run A:
==> flow/design.v (excerpt) <==
module reuleaux(input logic clk, input logic rst_n, input logic [2:0] colour,
                input logic [7:0] centre_x, input logic [6:0] centre_y, input logic [7:0] diameter,
                input logic start, output logic done,
                output logic [7:0] vga_x, output logic [6:0] vga_y,
                output logic [2:0] vga_colour, output logic vga_plot);
Size: about 4900 cells after synthesis, roughly 36000 sq um of cells after synthesis.
clock: 29.0 ns
lec_check: 0
cap_margin: 20
cell_pad_in_sites_detail_placement: 2
core_margin: 10
core_utilization: 49
cts_cluster_diameter: 293
gpl_timing_driven: 0
place_density: 0.48
slew_margin: 35
tns_end_percent: 5
run.sh (not shown) runs the stock make flow with config.mk's settings and CLKGATE_MAP_FILE=.
Run A did not finish: a tool error stopped it during 3_5_place_dp.
diff inputs: run A => run B
Settings: setting SETUP_SLACK_MARGIN to -2.0 for the first time; removing CELL_PAD_IN_SITES_DETAIL_PLACEMENT (formerly 2); setting ABC_AREA to 1 for the first time; removing CTS_CLUSTER_DIAMETER (formerly 293); removing PLACE_DENSITY (formerly 0.48); changing CORE_UTILIZATION from 49 to 66; changing CORE_MARGIN from 10 to 2; changing SLEW_MARGIN from 35 to 20; removing TNS_END_PERCENT (formerly 5); removing GPL_TIMING_DRIVEN (formerly 0); changing the clock period (ns, I/O delays scaled along) from 29.0 to 29.8.
==> comparison <==
From run A to run B the numbers moved as follows: count of distinct cell types in the synthesized netlist went down 43%, post-synthesis cell area went up 9.0%, number of top-level design ports held, cell row count went down 10, post-synthesis simple-gate area fraction went up 17 points.
The initial standard-cell utilization of the core reported for run B is greater than that of run A by 17 points.
Run B finished all stages; layout check result: FAIL, due to negative setup slack.
Core area on run B is ahead of run A.
Run B vs run A — synthesized chip area reported by yosys climbed by a little under 10%
In the metrics for run A and run B, the one carrying the higher synthesized instance count is run B.
Of run A and run B, the lower die area belongs to run B.
Re floorplan net count: run B is 1719 up on run A.
[inputs] run C vs run B
Settings: clearing ABC_AREA, which used to be 1; putting CTS_CLUSTER_SIZE at 37 where nothing was set; swapping 66 for 71 in CORE_UTILIZATION; swapping 29.8 for 32.7 in the clock period (ns, I/O delays scaled along).
### Flow results
Run C vs run B: number of antenna violations at the first check in global routing up
Run C against run B: area of the die went down.
To summarise run C: no stage aborted, but the layout did not pass its checks, failing on negative setup slack.

---

Starting RTL as in the previous note.
make LEC_CHECK=0 CAP_MARGIN=20 CORE_ASPECT_RATIO=0.98 CORE_MARGIN=2 CORE_UTILIZATION=58 CTS_CLUSTER_DIAMETER=396 CTS_CLUSTER_SIZE=98 GPL_ROUTABILITY_DRIVEN=0 SETUP_SLACK_MARGIN=-0.19 SLEW_MARGIN=20 TNS_END_PERCENT=40 finish   # period 40.0 ns
The baseline went through all stages and came out clean.
Change:
- ABC_AREA: default -> 1
- CELL_PAD_IN_SITES_DETAIL_PLACEMENT: default -> 1
- CELL_PAD_IN_SITES_GLOBAL_PLACEMENT: default -> 1
- CORE_ASPECT_RATIO: 0.98 -> 1.98
- CORE_UTILIZATION: 58 -> 65
- CTS_CLUSTER_DIAMETER: 396 -> default
- CTS_CLUSTER_SIZE: 98 -> 50
- MAX_ROUTING_LAYER: default -> met4
- SETUP_SLACK_MARGIN: -0.19 -> default
- SLEW_MARGIN: 20 -> 15
- TNS_END_PERCENT: 40 -> default
After rerunning: This time the run died in global placement without I/O (3_1_place_gp_skip_io); synthesized cell count rose by 35%; die area is lower by 2.5%; area after synthesis grows by 9.0%.
Change:
- ABC_AREA: 1 -> default
- CELL_PAD_IN_SITES_DETAIL_PLACEMENT: 1 -> default
- CELL_PAD_IN_SITES_GLOBAL_PLACEMENT: 1 -> default
- CORE_ASPECT_RATIO: 1.98 -> 0.5
- CORE_UTILIZATION: 65 -> 58
- CTS_CLUSTER_DIAMETER: default -> 396
- CTS_CLUSTER_SIZE: 50 -> 98
- HOLD_SLACK_MARGIN: default -> 0.26
- MAX_ROUTING_LAYER: met4 -> default
- SETUP_SLACK_MARGIN: default -> -0.19
- SLEW_MARGIN: 15 -> 20
- TNS_END_PERCENT: default -> 40
Result:
- This time the run finished clean
- die size rose by 2.8%
- area after synthesis went down by 8.3%
- synthesized cell count went down by 26%

---

reuleaux again, from the RTL that the note above started with.
export LEC_CHECK = 0
export ABC_AREA = 1
export CAP_MARGIN = 10
export CELL_PAD_IN_SITES_DETAIL_PLACEMENT = 1
export CELL_PAD_IN_SITES_GLOBAL_PLACEMENT = 1
export CORE_ASPECT_RATIO = 0.92
export CORE_MARGIN = 2
export CORE_UTILIZATION = 72
export CTS_CLUSTER_SIZE = 98
export GPL_ROUTABILITY_DRIVEN = 0
export GPL_TIMING_DRIVEN = 1
export MIN_ROUTING_LAYER = met2
export SETUP_SLACK_MARGIN = 0.58
export SLEW_MARGIN = 0
create_clock -name core_clock -period 69.6 [get_ports {clk}]
The starting point stopped in global placement without I/O.
==> next run, changes <==
- ABC_AREA: 1 -> default
- CAP_MARGIN: 10 -> 20
- CELL_PAD_IN_SITES_DETAIL_PLACEMENT: 1 -> default
- CELL_PAD_IN_SITES_GLOBAL_PLACEMENT: 1 -> default
- CORE_ASPECT_RATIO: 0.92 -> default
- CTS_CLUSTER_SIZE: 98 -> default
- GPL_ROUTABILITY_DRIVEN: 0 -> default
- GPL_TIMING_DRIVEN: 1 -> default
- MIN_ROUTING_LAYER: met2 -> default
- SETUP_SLACK_MARGIN: 0.58 -> default
- SLEW_MARGIN: 0 -> 20
- clock period: 69.6 -> 23.7 ns (I/O delays scaled with it)
The new run never finished: it broke off in clock tree synthesis (DPL-0038); die area goes down by a little under a tenth; synthesized cell count goes down by a quarter to a third; synthesized area goes down by a little under a tenth.
==> next run, changes <==
- ABC_AREA: default -> 1
- CTS_CLUSTER_DIAMETER: default -> 393
- CTS_CLUSTER_SIZE: default -> 99
- PLACE_DENSITY: default -> 0.4
- clock period: 23.7 -> 12.9 ns (I/O delays scaled with it)
What happened: The changed run did not get past global routing (GRT-0116). Area after synthesis went up by 9.0%. Die size went up by 8.9%. Synthesized cell count went up by 35%.
==> next run, changes <==
- CELL_PAD_IN_SITES_DETAIL_PLACEMENT: default -> 1
- CORE_UTILIZATION: 72 -> 40
- CTS_CLUSTER_DIAMETER: 393 -> default
- CTS_CLUSTER_SIZE: 99 -> default
- PLACE_DENSITY: 0.4 -> default
- clock period: 12.9 -> 40.0 ns (I/O delays scaled with it)
=> This time the run finished with timing, DRC and antenna clean; die area increases by well over a third; synthesized cell count stays the same; synthesized area stays the same.
==> next run, changes <==
- CELL_PAD_IN_SITES_GLOBAL_PLACEMENT: default -> 1
- CORE_MARGIN: 2 -> 3
- CORE_UTILIZATION: 40 -> 65
- GPL_ROUTABILITY_DRIVEN: default -> 0
- MAX_ROUTING_LAYER: default -> met4
- SLEW_MARGIN: 20 -> 15
Outcome: The new run failed in global placement without I/O; area after synthesis does not change; die size fell by well over a third; synthesized cell count is unchanged.
==> next run, changes <==
- ABC_AREA: 1 -> default
- CELL_PAD_IN_SITES_DETAIL_PLACEMENT: 1 -> default
- CELL_PAD_IN_SITES_GLOBAL_PLACEMENT: 1 -> default
- CORE_MARGIN: 3 -> 6
- CORE_UTILIZATION: 65 -> 40
- MAX_ROUTING_LAYER: met4 -> default
- SLEW_MARGIN: 15 -> 20
- clock period: 40.0 -> 23.0 ns (I/O delays scaled with it)
Outcome: With this change the flow completed, yet does not pass: negative setup slack; synthesized area decreases by 8.3%; die area increases by 54%; synthesized cell count decreases by 26%.
